## axis_gain_wrapper
module axis_gain_wrapper #(
    parameter integer C_S_AXI_DATA_WIDTH = 32,
    parameter integer C_S_AXI_ADDR_WIDTH = 4,
    parameter integer AUDIO_WIDTH        = 16,
    parameter integer GAIN_FBITS         = 12
)(
    input  wire aclk,
    input  wire aresetn,
    input  wire [31:0] s_axis_tdata,
    input  wire        s_axis_tlast,
    input  wire        s_axis_tvalid,
    output wire        s_axis_tready,
    output wire [31:0] m_axis_tdata,
    output wire        m_axis_tlast,
    output wire        m_axis_tvalid,
    input  wire        m_axis_tready,
    input  wire [C_S_AXI_ADDR_WIDTH-1:0] s_axi_awaddr,
    input  wire                          s_axi_awvalid,
    output reg                           s_axi_awready,
    input  wire [C_S_AXI_DATA_WIDTH-1:0] s_axi_wdata,
    input  wire [3:0]                    s_axi_wstrb,
    input  wire                          s_axi_wvalid,
    output reg                           s_axi_wready,
    output reg  [1:0]                    s_axi_bresp,
    output reg                           s_axi_bvalid,
    input  wire                          s_axi_bready,
    input  wire [C_S_AXI_ADDR_WIDTH-1:0] s_axi_araddr,
    input  wire                          s_axi_arvalid,
    output reg                           s_axi_arready,
    output reg  [C_S_AXI_DATA_WIDTH-1:0] s_axi_rdata,
    output reg  [1:0]                    s_axi_rresp,
    output reg                           s_axi_rvalid,
    input  wire                          s_axi_rready
);
==> flow/config.mk <==
export PLATFORM = sky130hd
export DESIGN_NAME = axis_gain_wrapper
export DESIGN_NICKNAME = axis_gain_wrapper
export VERILOG_FILES = /design/flow/design.v
export SDC_FILE = /design/flow/constraint.sdc
export NUM_CORES = 4
export LEC_CHECK = 0
export CAP_MARGIN = 30
export CORE_ASPECT_RATIO = 0.5
export CORE_MARGIN = 2
export CORE_UTILIZATION = 58
export CTS_CLUSTER_DIAMETER = 167
export CTS_CLUSTER_SIZE = 66
export PLACE_DENSITY = 0.37
export SETUP_SLACK_MARGIN = -0.73
export SLEW_MARGIN = 20
export TNS_END_PERCENT = 95
==> flow/constraint.sdc <==
create_clock -name core_clock -period 12.2 [get_ports {aclk}]
set_input_delay 2.4400 -clock core_clock [delete_from_list [all_inputs] [get_ports {aclk}]]
set_output_delay 2.4400 -clock core_clock [all_outputs]
set_load 0.01 [all_outputs]
run.sh (not shown) runs the stock make flow with config.mk's settings and CLKGATE_MAP_FILE=.
The starting point completed without violations.
Change:
CORE_ASPECT_RATIO = not set   (was 0.5)
CORE_UTILIZATION = 65   (was 58)
CTS_CLUSTER_SIZE = not set   (was 66)
PLACE_DENSITY = not set   (was 0.37)
SETUP_SLACK_MARGIN = 1.54   (was -0.73)
clock period = 8.34 ns   (was 12.2 ns; I/O delays follow)
The changed run went through all stages and came out clean.
Power grows by well over a third.
Sequential power grows by well over a third.
Wire length grows by about a fifth.
Change:
CAP_MARGIN = 20   (was 30)
CORE_UTILIZATION = 57   (was 65)
CTS_CLUSTER_DIAMETER = not set   (was 167)
SETUP_SLACK_MARGIN = not set   (was 1.54)
TNS_END_PERCENT = not set   (was 95)
clock period = 4.34 ns   (was 8.34 ns; I/O delays follow)
After rerunning: This time the run completed, yet does not pass: negative setup slack. Routed wire length rose by 1.3%. Utilization decreases by 6.6 points. Count of clock-buffer cells in the layout stays the same. Setup slack degrades by 3.1 ns.
Change:
ABC_AREA = 1   (was not set)
CORE_UTILIZATION = 52   (was 57)
CTS_CLUSTER_DIAMETER = 226   (was not set)
CTS_CLUSTER_SIZE = 97   (was not set)
clock period = 5.01 ns   (was 4.34 ns; I/O delays follow)
Outcome: The new run ran to the end with violations: negative setup slack. Critical path depth goes up by 1. Routed wire length goes up by 13%. Synthesized cell count goes up by 26%. Final cell count goes up by 21%. Worst hold slack improves by 0.011 ns. Utilization goes down by 5.7 points. Worst setup slack improves by 0.90 ns. Non-clock buffer count goes up by 5.

The RTL this note starts from:
==> flow/design.v <==
`timescale 1ns / 1ps
module gain_core #(
    parameter integer DWIDTH = 16,  
    parameter integer GWIDTH = 16,  
    parameter integer FBITS  = 12   
)(
    input  wire                     clk,
    input  wire                     rst_n,      
    input  wire                     ce,         
    input  wire                     en,         
    input  wire signed [DWIDTH-1:0] data_i,     
    input  wire signed [GWIDTH-1:0] data_gain,  
    output reg  signed [DWIDTH-1:0] data_o      
);
    wire signed [DWIDTH+GWIDTH-1:0] mult_raw;
    wire signed [DWIDTH+GWIDTH-1:0] mult_rounded;
    wire signed [DWIDTH+GWIDTH-1-FBITS:0] mult_scaled;
    localparam signed [DWIDTH-1:0] MAX_VAL = {1'b0, {(DWIDTH-1){1'b1}}};  
    localparam signed [DWIDTH-1:0] MIN_VAL = {1'b1, {(DWIDTH-1){1'b0}}};  
    assign mult_raw = data_i * data_gain;
    assign mult_rounded = mult_raw + (1 << (FBITS-1));
    assign mult_scaled = mult_rounded >>> FBITS;
    always @(posedge clk) begin
        if (!rst_n) begin
            data_o <= 0;
        end else if (ce) begin
            if (!en) begin
                data_o <= data_i;
            end else begin
                if (mult_scaled > MAX_VAL) begin
                    data_o <= MAX_VAL;
                end else if (mult_scaled < MIN_VAL) begin
                    data_o <= MIN_VAL;
                end else begin
                    data_o <= mult_scaled[DWIDTH-1:0];
                end
            end
        end
    end
endmodule
`timescale 1ns / 1ps
module axis_gain_wrapper #(
    parameter integer C_S_AXI_DATA_WIDTH = 32,
    parameter integer C_S_AXI_ADDR_WIDTH = 4,
    parameter integer AUDIO_WIDTH        = 16,
    parameter integer GAIN_FBITS         = 12
)(
    input  wire aclk,
    input  wire aresetn,
    input  wire [31:0] s_axis_tdata,
    input  wire        s_axis_tlast,
    input  wire        s_axis_tvalid,
    output wire        s_axis_tready,
    output wire [31:0] m_axis_tdata,
    output wire        m_axis_tlast,
    output wire        m_axis_tvalid,
    input  wire        m_axis_tready,
    input  wire [C_S_AXI_ADDR_WIDTH-1:0] s_axi_awaddr,
    input  wire                          s_axi_awvalid,
    output reg                           s_axi_awready,
    input  wire [C_S_AXI_DATA_WIDTH-1:0] s_axi_wdata,
    input  wire [3:0]                    s_axi_wstrb,
    input  wire                          s_axi_wvalid,
    output reg                           s_axi_wready,
    output reg  [1:0]                    s_axi_bresp,
    output reg                           s_axi_bvalid,
    input  wire                          s_axi_bready,
    input  wire [C_S_AXI_ADDR_WIDTH-1:0] s_axi_araddr,
    input  wire                          s_axi_arvalid,
    output reg                           s_axi_arready,
    output reg  [C_S_AXI_DATA_WIDTH-1:0] s_axi_rdata,
    output reg  [1:0]                    s_axi_rresp,
    output reg                           s_axi_rvalid,
    input  wire                          s_axi_rready
);
    reg [31:0] reg_control;
    reg [31:0] reg_gain_l;
    reg [31:0] reg_gain_r;
    wire [1:0] addr_w = s_axi_awaddr[3:2];
    wire [1:0] addr_r = s_axi_araddr[3:2];
    always @(posedge aclk) begin
        if (!aresetn) begin
            s_axi_awready <= 1'b0;
            s_axi_wready  <= 1'b0;
            s_axi_bvalid  <= 1'b0;
            s_axi_bresp   <= 2'b00;
            reg_control <= 32'b0;
            reg_gain_l  <= 32'h0000_1000;  
            reg_gain_r  <= 32'h0000_1000;
        end else begin
            if (!s_axi_awready && s_axi_awvalid && s_axi_wvalid) begin
                s_axi_awready <= 1'b1;
                s_axi_wready  <= 1'b1;
                case (addr_w)
                    2'h0: reg_control <= s_axi_wdata;
                    2'h1: reg_gain_l  <= s_axi_wdata;
                    2'h2: reg_gain_r  <= s_axi_wdata;
                    default: ;
                endcase
            end else begin
                s_axi_awready <= 1'b0;
                s_axi_wready  <= 1'b0;
            end
            if (s_axi_awready && !s_axi_bvalid) begin
                s_axi_bvalid <= 1'b1;
                s_axi_bresp  <= 2'b00;
            end else if (s_axi_bready) begin
                s_axi_bvalid <= 1'b0;
            end
        end
    end
    always @(posedge aclk) begin
        if (!aresetn) begin
            s_axi_arready <= 1'b0;
            s_axi_rvalid  <= 1'b0;
            s_axi_rdata   <= 32'b0;
            s_axi_rresp   <= 2'b00;
        end else begin
            if (!s_axi_arready && s_axi_arvalid) begin
                s_axi_arready <= 1'b1;
                s_axi_rvalid  <= 1'b1;
                case (addr_r)
                    2'h0: s_axi_rdata <= reg_control;
                    2'h1: s_axi_rdata <= reg_gain_l;
                    2'h2: s_axi_rdata <= reg_gain_r;
                    default: s_axi_rdata <= 32'b0;
                endcase
            end else begin
                s_axi_arready <= 1'b0;
                if (s_axi_rvalid && s_axi_rready)
                    s_axi_rvalid <= 1'b0;
            end
        end
    end
    reg valid_d;
    reg last_d;
    wire stream_ready = m_axis_tready || !valid_d;
    assign s_axis_tready = stream_ready;
    assign m_axis_tvalid = valid_d;
    assign m_axis_tlast  = last_d;
    wire core_ce     = stream_ready;
    wire gain_enable = reg_control[0];
    gain_core #(
        .DWIDTH(AUDIO_WIDTH),
        .GWIDTH(16),
        .FBITS (GAIN_FBITS)
    ) u_gain_l (
        .clk       (aclk),
        .rst_n     (aresetn),
        .ce        (core_ce),
        .en        (gain_enable),
        .data_i    (s_axis_tdata[15:0]),
        .data_gain (reg_gain_l[15:0]),
        .data_o    (m_axis_tdata[15:0])
    );
    gain_core #(
        .DWIDTH(AUDIO_WIDTH),
        .GWIDTH(16),
        .FBITS (GAIN_FBITS)
    ) u_gain_r (
        .clk       (aclk),
        .rst_n     (aresetn),
        .ce        (core_ce),
        .en        (gain_enable),
        .data_i    (s_axis_tdata[31:16]),
        .data_gain (reg_gain_r[15:0]),
        .data_o    (m_axis_tdata[31:16])
    );
    always @(posedge aclk) begin
        if (!aresetn) begin
            valid_d <= 1'b0;
            last_d  <= 1'b0;
        end else if (stream_ready) begin
            valid_d <= s_axis_tvalid;
            last_d  <= s_axis_tlast;
        end
    end
endmodule
export LEC_CHECK = 0
export CAP_MARGIN = 20
export CORE_MARGIN = 2
export CORE_UTILIZATION = 61
export CTS_CLUSTER_DIAMETER = 380
export CTS_CLUSTER_SIZE = 14
export HOLD_SLACK_MARGIN = 0.24
export PLACE_DENSITY = 0.64
export SETUP_SLACK_MARGIN = 0.82
export SLEW_MARGIN = 20
create_clock -name core_clock -period 4.38 [get_ports {aclk}]
The starting point finished but fails on negative setup slack.
Next try:
CORE_UTILIZATION = 40   (was 61)
CTS_CLUSTER_DIAMETER = default   (was 380)
CTS_CLUSTER_SIZE = default   (was 14)
GPL_TIMING_DRIVEN = 0   (was default)
HOLD_SLACK_MARGIN = default   (was 0.24)
PLACE_DENSITY = default   (was 0.64)
SETUP_SLACK_MARGIN = default   (was 0.82)
TNS_END_PERCENT = 25   (was default)
clock period = 8.0 ns   (was 4.38 ns; I/O delays follow)
This time the run ran to the end with no violations.
Design area went down by 12%.
Non-clock buffer count drops by 291.
Clock skew barely changes.
Combinational power fell by 61%.
Power goes down by 53%.
Die size came out higher by 51%.
Setup slack improves by 2.4 ns.
Worst hold slack barely changes.
Sequential share of layout area rises by 1.3 points.
Next try:
CORE_UTILIZATION = 70   (was 40)
CTS_CLUSTER_DIAMETER = 146   (was default)
CTS_CLUSTER_SIZE = 50   (was default)
GPL_TIMING_DRIVEN = default   (was 0)
TNS_END_PERCENT = default   (was 25)
What happened: The changed run went through all stages and came out clean. Worst setup slack gets worse by 0.070 ns. Sequential share of layout area drops by 0.37 points. Routed wire length drops by 2.7%. Design area climbs by 3.4%. Critical path depth climbs by 3. Power climbs by about 8%. Hold slack barely changes. Area after synthesis does not change. Utilization climbs by 38 points. Global-route usage climbs by 15 points.

== run A ==
Starts from the design.v that is shown in full above.
export LEC_CHECK = 0
export ABC_AREA = 1
export CAP_MARGIN = 0
export CORE_MARGIN = 2
export CORE_UTILIZATION = 72
export CTS_CLUSTER_DIAMETER = 206
export CTS_CLUSTER_SIZE = 37
export PLACE_DENSITY = 0.64
export SETUP_SLACK_MARGIN = -0.46
export SLEW_MARGIN = 20
export TNS_END_PERCENT = 100
create_clock -name core_clock -period 5.43 [get_ports {aclk}]
Status(run A) = ERROR, stage = global routing (5_1_grt)
Modified inputs, run B compared to run A
- a change of CAP_MARGIN from 0 to 30
- a deleted ABC_AREA that had been 1
## What came out
Per the comparison of run B with run A, pre-CTS setup slack lower, post-synthesis xor/xnor area fraction rose by 0.75 points. Post-cts repair resize count | run B below run A. Diff run A -> run B | final RePlAce weighted congestion | down slightly. The placement-stage cell area in run B sits about 4.6% below the value recorded for run A. Among run B and run A, the run that stopped before the end is run A, and it is the only one. Post-synthesis instance total went down by more than 10% going from run A to run B. Delta (run B minus run A): arithmetic-cell share of the synthesized area counting full adders, half adders and majority gates climbed 2.7 points, compound-gate portion of the synthesized area climbed 3.7 points. Total die size: run B lower than run A. NOTE chip area from the yosys synthesis statistics run A->run B decreased by a few percent. The final HPWL from detailed placement in run B is 0.873 times that in run A.
Modified inputs, run C compared to run B
- swapping 206 for 36 in CTS_CLUSTER_DIAMETER
- swapping 100 for 95 in TNS_END_PERCENT
- swapping -0.46 for 1.54 in SETUP_SLACK_MARGIN
- swapping 5.43 for 7.87 in the clock period (ns, I/O delays scaled along)
==> results <==
Run C: all stages complete, timing, DRC and antenna checks passed. Going from run B to run C, non-clock buffer count down about 7%; cell area comparable; count of nets after finishing -about 0.9%; power share of the clock group closely matched the old numbers. Relative area change from synthesis to final layout ended up 0.23 points higher on run C than on run B. Going from run B to run C, internal power summed over all cells now sits lower, data arrival time at the worst-slack endpoint now sits higher, number of antenna violations at the first check in global routing now sits higher. u_gain_l.data_o[2] as the worst setup path endpoint was reported by run B, and u_gain_r.data_o[2] by run C. Run C and run B ended up with nearly the same sequential share of layout area. Between run C and run B, the relative contribution of combinational cells to total power figures differ only marginally. Going from run B to run C, sequential power shrank by more than a quarter.
#### Input delta (run D over run C)
- swapping 72 for 46 in CORE_UTILIZATION
- swapping 1.54 for -0.73 in SETUP_SLACK_MARGIN
- clearing CTS_CLUSTER_SIZE, which used to be 37
- swapping 36 for 167 in CTS_CLUSTER_DIAMETER
- clearing PLACE_DENSITY, which used to be 0.64
- swapping 7.87 for 12.2 in the clock period (ns, I/O delays scaled along)
Findings:
Run D went all the way through the flow, and no timing, DRC or antenna check failed.
Of the two values seen for critical path launch point, s_axis_tdata[27] was produced by run D and s_axis_tdata[22] by run C.
Run D against run C: via count lost 18%; first-pass GRT wire length lost 15%; cell area lost 3800 um2.

// axis_gain_wrapper: RTL as listed in full above, without the edits since
Settings: LEC_CHECK=0, CAP_MARGIN=20, CORE_MARGIN=2, CORE_UTILIZATION=58, CTS_CLUSTER_SIZE=14, HOLD_SLACK_MARGIN=0.24, SETUP_SLACK_MARGIN=0.82, SLEW_MARGIN=20; clock period 4.38 ns.
The first run finished but fails on negative setup slack.
Edit:
Settings changed: CORE_UTILIZATION 58 to 64, CTS_CLUSTER_SIZE 14 to unset, HOLD_SLACK_MARGIN 0.24 to unset, PLACE_DENSITY set to 0.35, SETUP_SLACK_MARGIN 0.82 to unset.
Clock period 4.38 ns to 12.1 ns, I/O delays scaled along.
Effect:
- With this change the flow finished clean
- power falls by 70%
- clock-buffer cell count does not change
- combinational power falls by 76%
Edit:
Settings changed: CORE_UTILIZATION 64 to 58, CTS_CLUSTER_SIZE set to 14, PLACE_DENSITY 0.35 to unset.
Clock period 12.1 ns to 4.91 ns, I/O delays scaled along.
With this change the flow completed and failed the layout checks on negative setup slack.
Wire length climbs by 17%.
Register-to-register slack loses 6.0 ns.
Total power grows to 3.1 times its value.
Sequential share of layout area falls by 1.8 points.
Global-route usage is higher by 1.3 points.
Die area went up by 10%.
Edit:
Settings changed: CORE_UTILIZATION 58 to 40, CTS_CLUSTER_SIZE 14 to unset.
Clock period 4.91 ns to 7.82 ns, I/O delays scaled along.
What happened: With this change the flow completed with no timing, DRC or antenna violations; non-clock buffer count decreases by 126; clock-buffer cell count is unchanged; total power decreases by well over a third; worst setup slack is better by 2.0 ns; global-route usage decreases by 13 points; final area decreases by a few percent; routed wire length decreases by roughly a tenth; sequential share of layout area increases by 0.70 points; utilization decreases by 27 points.
Power figures rest on the tool's default switching activity, not on a simulated workload.
